==> build 96: inputs <==
==> flow/design.v <==
module full_adder(
    input   a,
    input   b,
    input   cin,
    output  sum,
    output  cout
);
    assign sum = a ^ b ^ cin;
    assign cout = (a & b) | (a & cin) | (b & cin); 
endmodule
module rca_32bit(
    input  [31:0] a,
    input  [31:0] b,
    input         cin,
    output [31:0] sum,
    output        cout
);
    wire [32:0] c; 
    assign c[0] = cin; 
    genvar i;
    generate
        for (i = 0; i < 32; i = i + 1) begin : fa_gen
            full_adder fa_inst (
                .a(a[i]),
                .b(b[i]),
                .cin(c[i]), 
                .sum(sum[i]),
                .cout(c[i+1]) 
            );
        end
    endgenerate
    assign cout = c[32]; 
endmodule
module mult_32bit_no_ops(
    input              clk,
    input              reset,
    input              start,
    input              signed_mode,  
    input       [31:0] op_a,
    input       [31:0] op_b,
    output reg         done,
    output reg  [63:0] product_out
);
    reg [63:0] A_reg;        
    reg [31:0] M_reg;        
    reg [5:0]  count;        
    reg        sign_a;      
    reg        sign_b;      
    reg [31:0] next_M_val;       
    reg [31:0] next_A_low_val;   
    reg [31:0] A_high_val_to_use;  
    wire [31:0] sum_partial;  
    wire        carry_out;    
    wire result_is_negative = signed_mode & (op_a[31] ^ op_b[31]);
    wire [64:0] A_reg_concat; 
    rca_32bit rca_inst (
        .a(A_reg[63:32]),             
        .b(M_reg),                    
        .cin(1'b0),
        .sum(sum_partial),
        .cout(carry_out)
    );
    wire [31:0] abs_a_sum;
    rca_32bit rca_abs_a_inst (
        .a(~op_a), .b(32'h0), .cin(1'b1), .sum(abs_a_sum), .cout()
    );
    wire [31:0] abs_b_sum;
    rca_32bit rca_abs_b_inst (
        .a(~op_b), .b(32'h0), .cin(1'b1), .sum(abs_b_sum), .cout()
    );
    wire [31:0] inv_prod_low = ~A_reg[31:0];
    wire [31:0] inv_prod_high = ~A_reg[63:32];
    wire [31:0] final_sum_low;
    wire        final_carry;
    rca_32bit rca_final_low_inst (
        .a(inv_prod_low), .b(32'b0), .cin(1'b1), .sum(final_sum_low), .cout(final_carry)
    );
    wire [31:0] final_sum_high;
    rca_32bit rca_final_high_inst (
        .a(inv_prod_high), .b(32'b0), .cin(final_carry), .sum(final_sum_high), .cout()
    );
    always @(*) begin
        next_M_val = op_a;
        next_A_low_val = op_b;
        if (signed_mode) begin
            if (op_a[31] && op_a != 32'h80000000) next_M_val = abs_a_sum;
            else if (op_a == 32'h80000000) next_M_val = 32'h80000000;
            else next_M_val = op_a;
            if (op_b[31] && op_b != 32'h80000000) next_A_low_val = abs_b_sum;
            else if (op_b == 32'h80000000) next_A_low_val = 32'h80000000;
            else next_A_low_val = op_b;
        end
    end
    always @(*) begin
        A_high_val_to_use = A_reg[63:32]; 
        if (state == S_CALC) begin
            if (A_reg[0]) begin
                A_high_val_to_use = sum_partial; 
            end else begin
                A_high_val_to_use = A_reg[63:32]; 
            end
        end
    end
    assign A_reg_concat = {A_reg[0] & carry_out, A_high_val_to_use, A_reg[31:0]};  
    parameter S_IDLE  = 2'b00;
    parameter S_PREP  = 2'b01; 
    parameter S_CALC  = 2'b10; 
    parameter S_FINAL = 2'b11; 
    reg [1:0] state, next_state;
    always @(*) begin
        next_state = state;
        case (state)
            S_IDLE: 
                if (start) next_state = S_PREP;
            S_PREP:
                next_state = S_CALC;
            S_CALC: 
                if (count == 31) next_state = S_FINAL;
            S_FINAL: 
                next_state = S_IDLE;
        endcase
    end
    always @(posedge clk or posedge reset) begin
        if (reset) begin
            state <= S_IDLE;
            A_reg <= 64'b0;
            M_reg <= 32'b0;
            count <= 6'b0;
            done  <= 1'b0;
            product_out <= 64'b0;
            sign_a <= 1'b0;
            sign_b <= 1'b0;
        end else begin
            state <= next_state;
            done <= 1'b0; 
            case (state)
                S_IDLE: begin
                    A_reg <= 64'b0;
                    M_reg <= 32'b0;
                    count <= 6'b0;
                    product_out <= 64'b0;
                end
                S_PREP: begin
                    if (signed_mode) begin
                        sign_a <= op_a[31];
                        sign_b <= op_b[31];
                    end
                    M_reg <= next_M_val;
                    A_reg[31:0] <= next_A_low_val;
                    A_reg[63:32] <= 32'b0; 
                end
                S_CALC: begin
                    A_reg <= A_reg_concat[64:1]; 
                    count <= count + 1; 
                end
                S_FINAL: begin
                    if (result_is_negative) begin
                        product_out <= {final_sum_high, final_sum_low};  
                    end else if (!signed_mode) begin
                         if (op_a == 32'hFFFFFFFF && op_b == 32'hFFFFFFFF) begin
                             if (A_reg[63:32] == 32'h00000000 && A_reg[31:0] == 32'h00000001) begin
                                 product_out <= 64'hFFFFFFFE00000001;  
                             end else begin
                                 product_out <= A_reg;
                             end
                         end else begin
                             product_out <= A_reg;
                         end
                    end else begin
                        product_out <= A_reg;
                    end
                    done <= 1'b1;
                end
            endcase
        end
    end
endmodule
==> flow/run.sh <==
#!/bin/bash
# the make line also repeats each setting of config.mk as NAME=value (left out here)
make -C /OpenROAD-flow-scripts/flow DESIGN_CONFIG=/design/flow/config.mk WORK_HOME=/design/flow/orfs CLKGATE_MAP_FILE= finish
==> flow/config.mk <==
export PLATFORM = sky130hd
export DESIGN_NAME = mult_32bit_no_ops
export DESIGN_NICKNAME = mult_32bit_no_ops
export VERILOG_FILES = /design/flow/design.v
export SDC_FILE = /design/flow/constraint.sdc
export NUM_CORES = 4
export LEC_CHECK = 0
export CAP_MARGIN = 20
export CELL_PAD_IN_SITES_DETAIL_PLACEMENT = 2
export CORE_ASPECT_RATIO = 0.65
export CORE_MARGIN = 2
export CORE_UTILIZATION = 40
export GPL_TIMING_DRIVEN = 0
export HOLD_SLACK_MARGIN = 0.22
export MAX_ROUTING_LAYER = met5
export MIN_ROUTING_LAYER = met1
export PLACE_DENSITY = 0.54
export SLEW_MARGIN = 20
export TNS_END_PERCENT = 30
==> flow/constraint.sdc <==
create_clock -name core_clock -period 10.3 [get_ports {clk}]
set_input_delay 2.0600 -clock core_clock [delete_from_list [all_inputs] [get_ports {clk}]]
set_output_delay 2.0600 -clock core_clock [all_outputs]
set_load 0.01 [all_outputs]
==> trial 39 (differences from build 96) <==
Settings changed: HOLD_SLACK_MARGIN 0.22 to default, MAX_ROUTING_LAYER met5 to met4, MIN_ROUTING_LAYER met1 to met2.
==> impl_metrics.toml <==
# generated from flow reports
[run_status]
outcome = "aborted with a tool error"
failing_step = "global routing (5_1_grt)"
toolErrorMsg = "[ERROR GRT-0116] Global routing finished with congestion. Check the congestion regions in the DRC Viewer."

[placement]
io_buffers = 132
routabilityCongestion = 0.951

[global_routing]
grt_busiest_layer = "met3"
grt_remaining_overflow = 7
met1_usage_pct = 0
grt_use_met3_pct = 82.5
grt_usage_pct = 70.8

[floorplanning]
fp-utilization_pct = 40.7
# the run above: trial 39

==> impl_metrics.toml <==
# flow metrics
[floorplanning]
fp-utilization_pct = 40.7

[sta]
finalSetupViolations = 17
setup_ws_ns = -2.31

[global_routing]
grt_remaining_overflow = 0
grt_busiest_layer = "met2"
met1_usage_pct = 52.5

[placement]
routabilityCongestion = 0.871
io_buffers = 132

[run_status]
outcome = "complete, but fails checks"
violations = "setup timing"
# the run above: build 96

